// Integration
module Integration(input clk,
	 input rst,
	 output [31:0]mem_addr,
	 output [31:0]mem_wdata,
	 output mem_we,
	 input [31:0]mem_rdata
 );
Settings: LEC_CHECK=0, ABC_AREA=1, CAP_MARGIN=20, CELL_PAD_IN_SITES_DETAIL_PLACEMENT=2, CELL_PAD_IN_SITES_GLOBAL_PLACEMENT=2, CORE_MARGIN=6, CORE_UTILIZATION=40, CTS_CLUSTER_DIAMETER=239, GPL_TIMING_DRIVEN=0, HOLD_SLACK_MARGIN=0.16, MAX_ROUTING_LAYER=met4, PLACE_DENSITY_LB_ADDON=0.22, SETUP_SLACK_MARGIN=0.0, SLEW_MARGIN=20, TNS_END_PERCENT=95; clock period 8.49 ns.
run.sh (not shown) runs the stock make flow with config.mk's settings and CLKGATE_MAP_FILE=.
The starting point ran to the end with no violations.
Then changed:
Settings changed: ABC_AREA 1 to unset, CELL_PAD_IN_SITES_DETAIL_PLACEMENT 2 to unset, CELL_PAD_IN_SITES_GLOBAL_PLACEMENT 2 to unset, CORE_MARGIN 6 to 2, CTS_CLUSTER_DIAMETER 239 to unset, GPL_TIMING_DRIVEN 0 to unset, HOLD_SLACK_MARGIN 0.16 to unset, MAX_ROUTING_LAYER met4 to unset, PLACE_DENSITY_LB_ADDON 0.22 to unset, SETUP_SLACK_MARGIN 0.0 to unset, TNS_END_PERCENT 95 to unset.
Clock period 8.49 ns to 8.0 ns, I/O delays scaled along.
Final cell count decreases by 30%.
Utilization decreases by 0.71 points.
Critical path depth increases by 5.
Setup slack loses 450 ps.
Clock skew decreases by 17 ps.
Then changed:
Settings changed: CELL_PAD_IN_SITES_DETAIL_PLACEMENT set to 0, CORE_UTILIZATION 40 to 71, CTS_CLUSTER_SIZE set to 42, SETUP_SLACK_MARGIN set to -0.41.
Clock period 8.0 ns to 4.85 ns, I/O delays scaled along.
Outcome:
- With this change the flow never finished: it broke off in global routing (GRT-0232)
- die size goes down by well over a third
- synthesized cell count does not change
- synthesized area stays the same
Then changed:
Settings changed: CELL_PAD_IN_SITES_DETAIL_PLACEMENT 0 to unset, CORE_UTILIZATION 71 to 66, CTS_CLUSTER_SIZE 42 to unset, SETUP_SLACK_MARGIN -0.41 to 1.35.
Clock period 4.85 ns to 5.74 ns, I/O delays scaled along.
The changed run finished but fails on negative setup slack. Synthesized area does not change. Die area went up by a little under a tenth. Synthesized cell count does not change.

== zinc ==
Integration again, from the RTL that the note above started with.
## Integration
module Integration(input clk,
	 input rst,
	 output [31:0]mem_addr,
	 output [31:0]mem_wdata,
	 output mem_we,
	 input [31:0]mem_rdata
 );
clock: 8.49 ns
lec_check: 0
abc_area: 1
cap_margin: 20
cell_pad_in_sites_detail_placement: 2
cell_pad_in_sites_global_placement: 2
core_margin: 6
core_utilization: 40
cts_cluster_diameter: 239
gpl_timing_driven: 1
place_density_lb_addon: 0.22
slew_margin: 20
tns_end_percent: 95
Here is what was changed in the inputs of ember compared with zinc.
Settings: swapping 40 for 70 in CORE_UTILIZATION; putting SETUP_SLACK_MARGIN at 1.35 where nothing was set; clearing GPL_TIMING_DRIVEN, which used to be 1; putting CTS_CLUSTER_SIZE at 35 where nothing was set; swapping 6 for 2 in CORE_MARGIN; clearing TNS_END_PERCENT, which used to be 95; clearing CTS_CLUSTER_DIAMETER, which used to be 239; clearing PLACE_DENSITY_LB_ADDON, which used to be 0.22; clearing CELL_PAD_IN_SITES_DETAIL_PLACEMENT, which used to be 2; clearing CELL_PAD_IN_SITES_GLOBAL_PLACEMENT, which used to be 2; clearing ABC_AREA, which used to be 1; swapping 8.49 for 4.88 in the clock period (ns, I/O delays scaled along).
### Flow results
Status for zinc and ember: clean finish in zinc only
Diff zinc -> ember: area of the mapped netlist decreased by about 2% relative to the old numbers, count of instantiated cells in the yosys netlist decreased by 1160 relative to the old numbers, area fraction in mux cells increased by 18 points relative to the old numbers.
Total die size (lower): ember
Compared with zinc, ember shows a lower clock buffer count from CTS.
Between zinc and ember, the synthesized cell count is lower for ember.
From zinc to ember the numbers moved as follows: Yosys chip area shrank by 580 um^2; sequential fraction of the synthesis area grew by 1.1 points.
The overall die height in ember was lower than what zinc gave.
ember vs. zinc: number of cells after detailed placement went down by 1231.
#### Input delta (quartz over ember)
Settings: a change of CTS_CLUSTER_SIZE from 35 to 38; a change of CORE_UTILIZATION from 70 to 66; a change of SLEW_MARGIN from 20 to 35; a change of the clock period (ns, I/O delays scaled along) from 4.88 to 5.0.
[summary]
Comparing ember and quartz, the lower quantity of gates resized following cts was measured on quartz.
As far as top-level port count goes, quartz and ember are indistinguishable; the numbers are identical.
Diff ember -> quartz | number of standard-cell rows in the floorplan | increase of about 2.8%
On chip width: between ember and quartz, it ends up higher for quartz.
No crash in quartz: every stage finished, but the layout fails its final checks due to setup timing.
quartz -> ember: share of synthesized area occupied by flip-flops and latches delta 0, exact match
Against ember, quartz reports a core region area that is higher.
Between quartz and ember, the number of cells in the yosys synthesis report figures differ only marginally.
### quartz -> sierra
Settings: SETUP_SLACK_MARGIN now 1.38, was 1.35; CTS_CLUSTER_SIZE now 10, was 38; CAP_MARGIN now 0, was 20; CTS_CLUSTER_DIAMETER now 374, previously not set; CORE_UTILIZATION now 72, was 66; ABC_AREA now 1, previously not set; SLEW_MARGIN now 20, was 35; the clock period (ns, I/O delays scaled along) now 4.63, was 5.0.
==> results <==
Each of quartz and sierra falls short of a clean finish.
sierra did not make it past 5_1_grt, where a tool error ended it.
Diff quartz -> sierra: number of distinct library cells after synthesis saw a decrease; chip area estimate from yosys synthesis saw an increase; global placement routability congestion saw an increase.

the previous run:
Integration again, from the RTL that the note above started with.
Settings: LEC_CHECK=0, CAP_MARGIN=20, CELL_PAD_IN_SITES_DETAIL_PLACEMENT=0, CELL_PAD_IN_SITES_GLOBAL_PLACEMENT=3, CORE_MARGIN=5, CORE_UTILIZATION=29, CTS_CLUSTER_SIZE=87, GPL_TIMING_DRIVEN=0, MIN_ROUTING_LAYER=met2, SLEW_MARGIN=20, TNS_END_PERCENT=50; clock period 11.0 ns.
Input changes introduced in the current run (baseline for comparison: the previous run):
Settings: PLACE_DENSITY_LB_ADDON: unset -> 0.29; CORE_ASPECT_RATIO: unset -> 0.56; SETUP_SLACK_MARGIN: unset -> 2.66.
==> comparison <==
Sequential share of layout area was lower in the current run than in the previous run.
Count of non-CTS inverters in the layout went up by a few percent going from the previous run to the current run.
Compare the current run and the previous run | die extent in y higher: the previous run

== run 1 ==
Integration again, from the RTL that the note above started with.
// Integration
module Integration(input clk,
	 input rst,
	 output [31:0]mem_addr,
	 output [31:0]mem_wdata,
	 output mem_we,
	 input [31:0]mem_rdata
 );
 	wire [5:0]func;
	wire [31:0]signextend;
	wire [31:0]rs_data;
	wire [31:0]rt_data;
	 wire [31:0]mdr_result;
	 wire [31:0]A_out;
	  wire [31:0]B_out;
	  wire [31:0]alu_ou_result;
	   wire[3:0]alu_control;
	 wire zero;
	 wire [31:0]instruction;
	 wire [31:0]pc_out;
	 wire [31:0]jump_address;
	 wire [31:0]alu_result;
	 wire [5:0] opcode;
	 wire [4:0] rs;
	 wire [4:0] rt;
	 wire [4:0] rd;
	 wire PCWrite;
	 wire IorD;
	 wire MemWrite;
	 wire IRWrite;
	 wire ALUSrcA;
	 wire [1:0] ALUSrcB;
	 wire [1:0] ALUOp;
	 wire MemtoReg;
	 wire RegWrite;
	 wire RegDst;
	 wire PCWriteCond;
	 wire MemRead;
	 wire [1:0] PCSource;
	 wire Branch;
	assign instruction = mem_rdata;
	assign mem_addr = IorD ? alu_ou_result : pc_out;
	assign mem_wdata = B_out;
	assign mem_we = MemWrite;
PC pc (
    .clk(clk), 
    .rst(rst), 
    .jump_address(jump_address),
    .alu_ou_result(alu_ou_result),
    .alu_result(alu_result),
    .pc_source(PCSource), 
  ...
make LEC_CHECK=0 CAP_MARGIN=20 CELL_PAD_IN_SITES_DETAIL_PLACEMENT=0 CELL_PAD_IN_SITES_GLOBAL_PLACEMENT=3 CORE_ASPECT_RATIO=0.56 CORE_MARGIN=5 CORE_UTILIZATION=29 CTS_CLUSTER_SIZE=87 GPL_TIMING_DRIVEN=1 MIN_ROUTING_LAYER=met1 PLACE_DENSITY_LB_ADDON=0.29 SETUP_SLACK_MARGIN=2.66 SLEW_MARGIN=10 TNS_END_PERCENT=50 finish   # period 11.0 ns
Both conditions hold for run 1: the flow ran to the end and the final layout passed the timing, DRC and antenna checks.
## Diff of input files: run 2 against run 1
# run 1
export LEC_CHECK = 0
export CAP_MARGIN = 20
export CELL_PAD_IN_SITES_DETAIL_PLACEMENT = 0
export CELL_PAD_IN_SITES_GLOBAL_PLACEMENT = 3
export CORE_ASPECT_RATIO = 0.56
export CORE_MARGIN = 5
export CORE_UTILIZATION = 29
export CTS_CLUSTER_SIZE = 87
export GPL_TIMING_DRIVEN = 1
export MIN_ROUTING_LAYER = met1
export PLACE_DENSITY_LB_ADDON = 0.29
export SETUP_SLACK_MARGIN = 2.66
export SLEW_MARGIN = 10
export TNS_END_PERCENT = 50
create_clock -name core_clock -period 11.0 [get_ports {clk}]
# run 2
export LEC_CHECK = 0
export CAP_MARGIN = 20
export CORE_MARGIN = 2
export CORE_UTILIZATION = 72
export CTS_CLUSTER_SIZE = 36
export SLEW_MARGIN = 20
create_clock -name core_clock -period 5.74 [get_ports {clk}]
Findings:
No final results exist for run 2, since it was stopped by error GRT-0232 during global routing. Run 2 -> run 1: number of buffer cells added on primary ports delta 0, exact match. Die width, run 1 and run 2: smaller value in run 2. Run 2 vs run 1 — standard-cell row count dropped by more than 10%. Die size delta (run 2 − run 1): favourable.
What run 3 does differently from run 2 at the input level:
# run 2
export LEC_CHECK = 0
export CAP_MARGIN = 20
export CORE_MARGIN = 2
export CORE_UTILIZATION = 72
export CTS_CLUSTER_SIZE = 36
export SLEW_MARGIN = 20
create_clock -name core_clock -period 5.74 [get_ports {clk}]
# run 3
export LEC_CHECK = 0
export CAP_MARGIN = 20
export CORE_MARGIN = 2
export CORE_UTILIZATION = 40
export SLEW_MARGIN = 20
create_clock -name core_clock -period 7.6 [get_ports {clk}]
==> results <==
- Run 3 finished end to end and its layout was clean on timing, DRC and antenna.
- Run 3 against run 2: final weighted congestion in routability-driven placement has decreased, proportion of synthesized area in mux cells ~0 delta, mean instance size in the synthesized netlist held.
- Run 3 vs. run 2: number of standard cells reported by yosys held; standard-cell row count went up 24; core area went up 0.030 mm2; starting density of the core went down 32 points; chip height went up 33%.
- Cmp run 3 vs run 2: post-placement setup slack higher in run 3
- For flip-flop and latch count after synthesis, run 3 and run 2 come out practically identical.
Input-level comparison between run 4 and run 3:
# run 3
export LEC_CHECK = 0
export CAP_MARGIN = 20
export CORE_MARGIN = 2
export CORE_UTILIZATION = 40
export SLEW_MARGIN = 20
create_clock -name core_clock -period 7.6 [get_ports {clk}]
# run 4
export LEC_CHECK = 0
export CAP_MARGIN = 20
export CORE_MARGIN = 2
export CORE_UTILIZATION = 71
export CTS_CLUSTER_SIZE = 41
export SETUP_SLACK_MARGIN = -0.37
export SLEW_MARGIN = 20
create_clock -name core_clock -period 4.84 [get_ports {clk}]
### Flow results
- Run 4: it failed during global routing, and the tool reported GRT-0232.
- Side by side, number of cells after detailed placement turned out lower in run 4 than in run 3.
- Diff run 3 -> run 4: routability congestion estimate from global placement now sits higher; height of the chip shows a reduction of 25%; share of the core filled by cells before placement went up 32 points; per-instance average area after synthesis essentially unchanged.
- Compared with run 3, in run 4 count of flip-flops with a built-in enable after synthesis did not really move; total nets after synthesis was more or less identical.
- Per the comparison of run 4 with run 3, minimum setup slack after placement went down by 1.92 ns, count of pins on the block boundary now sits at about the same level.

## main
Integration again, from the RTL that the note above started with.
export LEC_CHECK = 0
export ABC_AREA = 1
export CAP_MARGIN = 20
export CELL_PAD_IN_SITES_DETAIL_PLACEMENT = 1
export CELL_PAD_IN_SITES_GLOBAL_PLACEMENT = 0
export CORE_ASPECT_RATIO = 1.89
export CORE_MARGIN = 6
export CORE_UTILIZATION = 40
export CTS_CLUSTER_DIAMETER = 239
export GPL_TIMING_DRIVEN = 0
export HOLD_SLACK_MARGIN = 0.16
export MAX_ROUTING_LAYER = met4
export PLACE_DENSITY_LB_ADDON = 0.22
export SETUP_SLACK_MARGIN = 0.0
export SLEW_MARGIN = 20
export TNS_END_PERCENT = 95
create_clock -name core_clock -period 8.49 [get_ports {clk}]
Edits applied to the flow inputs when going from main to the feature branch:
- CELL_PAD_IN_SITES_GLOBAL_PLACEMENT removed (was 0)
- SETUP_SLACK_MARGIN changed from 0.0 to 1.59
- CORE_ASPECT_RATIO removed (was 1.89)
- MAX_ROUTING_LAYER removed (was met4)
- CORE_MARGIN changed from 6 to 2
- CTS_CLUSTER_DIAMETER removed (was 239)
- GPL_TIMING_DRIVEN removed (was 0)
- HOLD_SLACK_MARGIN removed (was 0.16)
- CTS_CLUSTER_SIZE newly set to 41
- TNS_END_PERCENT removed (was 95)
- PLACE_DENSITY_LB_ADDON removed (was 0.22)
- CORE_UTILIZATION changed from 40 to 65
- CELL_PAD_IN_SITES_DETAIL_PLACEMENT removed (was 1)
- ABC_AREA removed (was 1)
- the clock period (ns, I/O delays scaled along) changed from 8.49 to 6.27
## What came out
- Comparing pin count of the biggest net entering global routing for main and the feature branch, the bigger number came from the feature branch.
- Where clock skew is concerned, main is outperformed by the feature branch.
- Going from main to the feature branch, area growth from synthesis to layout grew by 3.6 points; finished layout cell area higher; synthesized netlist cell count went down 35%.

== try-fjord ==
Integration again, from the RTL that the note above started with.
## Integration
module Integration(input clk,
	 input rst,
	 output [31:0]mem_addr,
	 output [31:0]mem_wdata,
	 output mem_we,
	 input [31:0]mem_rdata
 );
 	wire [5:0]func;
	wire [31:0]signextend;
	wire [31:0]rs_data;
	wire [31:0]rt_data;
	 wire [31:0]mdr_result;
	 wire [31:0]A_out;
	  wire [31:0]B_out;
	  wire [31:0]alu_ou_result;
	   wire[3:0]alu_control;
	 wire zero;
	 wire [31:0]instruction;
	 wire [31:0]pc_out;
	 wire [31:0]jump_address;
	 wire [31:0]alu_result;
	 wire [5:0] opcode;
	 wire [4:0] rs;
	 wire [4:0] rt;
	 wire [4:0] rd;
	 wire PCWrite;
	 wire IorD;
	 wire MemWrite;
	 wire IRWrite;
	 wire ALUSrcA;
	 wire [1:0] ALUSrcB;
	 wire [1:0] ALUOp;
	 wire MemtoReg;
	 wire RegWrite;
	 wire RegDst;
	 wire PCWriteCond;
	 wire MemRead;
	 wire [1:0] PCSource;
	 wire Branch;
	assign instruction = mem_rdata;
	assign mem_addr = IorD ? alu_ou_result : pc_out;
	assign mem_wdata = B_out;
	assign mem_we = MemWrite;
PC pc (
    .clk(clk), 
    .rst(rst), 
    .jump_address(jump_address),
    .alu_ou_result(alu_ou_result),
    .alu_result(alu_result),
    .pc_source(PCSource), 
    .zero(zero),
    .pcwrite(PCWrite), 
    .pcwrite_cond(PCWriteCond),
    .pc_out(pc_out)
    );
	Instruction_reg IR (
    .instruction(instruction), 
    .IRwrite(IRWrite), 
    .clk(clk), 
    .rst(rst), 
    .opcode(opcode), 
    .func(func), 
    .jump_address(jump_address), 
    .rs(rs), 
    .rt(rt), 
    .rd(rd), 
    .signextend(signextend)
    );
	 memory_data_register mdr (
    .data_in(mem_rdata), 
    .clk(clk), 
    .rst(rst), 
    .mdr_result(mdr_result)
    );
	 controlunit control (
    .clk(clk), 
    .rst(rst), 
    .opcode(opcode), 
    .PCWrite(PCWrite), 
    .IorD(IorD), 
    .MemWrite(MemWrite), 
    .IRWrite(IRWrite), 
    .ALUSrcA(ALUSrcA), 
    .ALUSrcB(ALUSrcB), 
    .ALUOp(ALUOp), 
    .MemtoReg(MemtoReg), 
    .RegWrite(RegWrite), 
    .RegDst(RegDst), 
    .PCWriteCond(PCWriteCond), 
    .MemRead(MemRead), 
    .PCSource(PCSource), 
    .Branch(Branch)
    );
	Registers registermem (
    .clk(clk), 
  ...
Settings: LEC_CHECK=0, CAP_MARGIN=20, CELL_PAD_IN_SITES_GLOBAL_PLACEMENT=3, CORE_ASPECT_RATIO=0.83, CORE_MARGIN=5, CORE_UTILIZATION=35, CTS_CLUSTER_SIZE=63, GPL_TIMING_DRIVEN=1, MAX_ROUTING_LAYER=met5, PLACE_DENSITY=0.55, SLEW_MARGIN=35, TNS_END_PERCENT=65; clock period 5.31 ns.
Although try-fjord finished all stages, its layout failed final checks on negative setup slack.
What try-umber does differently from try-fjord at the input level:
- a change of CORE_UTILIZATION from 35 to 71
- a change of CORE_MARGIN from 5 to 2
- an added SETUP_SLACK_MARGIN of -0.44
- a deleted CORE_ASPECT_RATIO that had been 0.83
- a deleted MAX_ROUTING_LAYER that had been met5
- a change of CTS_CLUSTER_SIZE from 63 to 41
- a deleted TNS_END_PERCENT that had been 65
- a change of SLEW_MARGIN from 35 to 20
- a deleted GPL_TIMING_DRIVEN that had been 1
- a deleted PLACE_DENSITY that had been 0.55
- a deleted CELL_PAD_IN_SITES_GLOBAL_PLACEMENT that had been 3
- a change of the clock period (ns, I/O delays scaled along) from 5.31 to 5.04
### Flow results
try-umber: it failed during global routing (5_1_grt), and the tool reported GRT-0232.
[compare] base=try-fjord new=try-umber: total number of placement rows went down 22; half-perimeter wire length after placement went down 8.0%; area of placed instances went down about 3.7%.
Diff try-fjord -> try-umber: netlist area before placement saw little to no change, chip area moved down, die span in y fell by 64 µm.
Looking at final weighted congestion of routability-driven global placement across try-umber and try-fjord, the one that comes out higher is try-umber.
Re area fraction in mux cells: no difference whatsoever between try-umber and try-fjord.
Number of different library cells in the post-synthesis netlist: try-fjord vs try-umber, no meaningful difference
Relative to try-umber, the following input files were edited for try-delta:
- SETUP_SLACK_MARGIN no longer set, was -0.44
- CORE_UTILIZATION now 55, was 71
- CTS_CLUSTER_SIZE no longer set, was 41
- the clock period (ns, I/O delays scaled along) now 4.43, was 5.04
Notes after the runs:
- Area of the mapped netlist came out exactly the same in try-delta and try-umber.
- Status try-delta: flow complete, layout not clean - negative setup slack
- Going from try-umber to try-delta, the estimated wirelength of the detail-placed design was found to have gone down by 4400 µm.
- From try-delta to try-umber, synthesized cell count did not move at all.
- Re post-place setup slack: try-umber was higher than try-delta.
- Compared with try-umber, in try-delta die size now sits higher, width of the die shows an increase of about 13%, number of setup buffers added after CTS went down about 20%.
#### Input delta (try-xenon over try-delta)
- changing CORE_UTILIZATION from 55 to 68
- setting SETUP_SLACK_MARGIN to -0.44 for the first time
- changing CAP_MARGIN from 20 to 5
- setting CTS_CLUSTER_SIZE to 41 for the first time
- changing the clock period (ns, I/O delays scaled along) from 4.43 to 5.0
Results
- Ran to the end and failed final checks on negative setup slack: try-xenon.
- Summary of try-xenon over try-delta: number of fillers in the final layout decreased about 50%; worst path buffer plus inverter count decreased 3; setup slack increased 290 ps.
- try-delta reports its critical path's slowest cell as o211ai_1 while try-xenon reports dfrtp_1.
- In the flow results for try-delta and try-xenon, the shortest period the worst path allows is larger on try-xenon.
- try-xenon reports its timing endpoint of the critical path as pc.pc_out[1] while try-delta reports pc.pc_out[6].
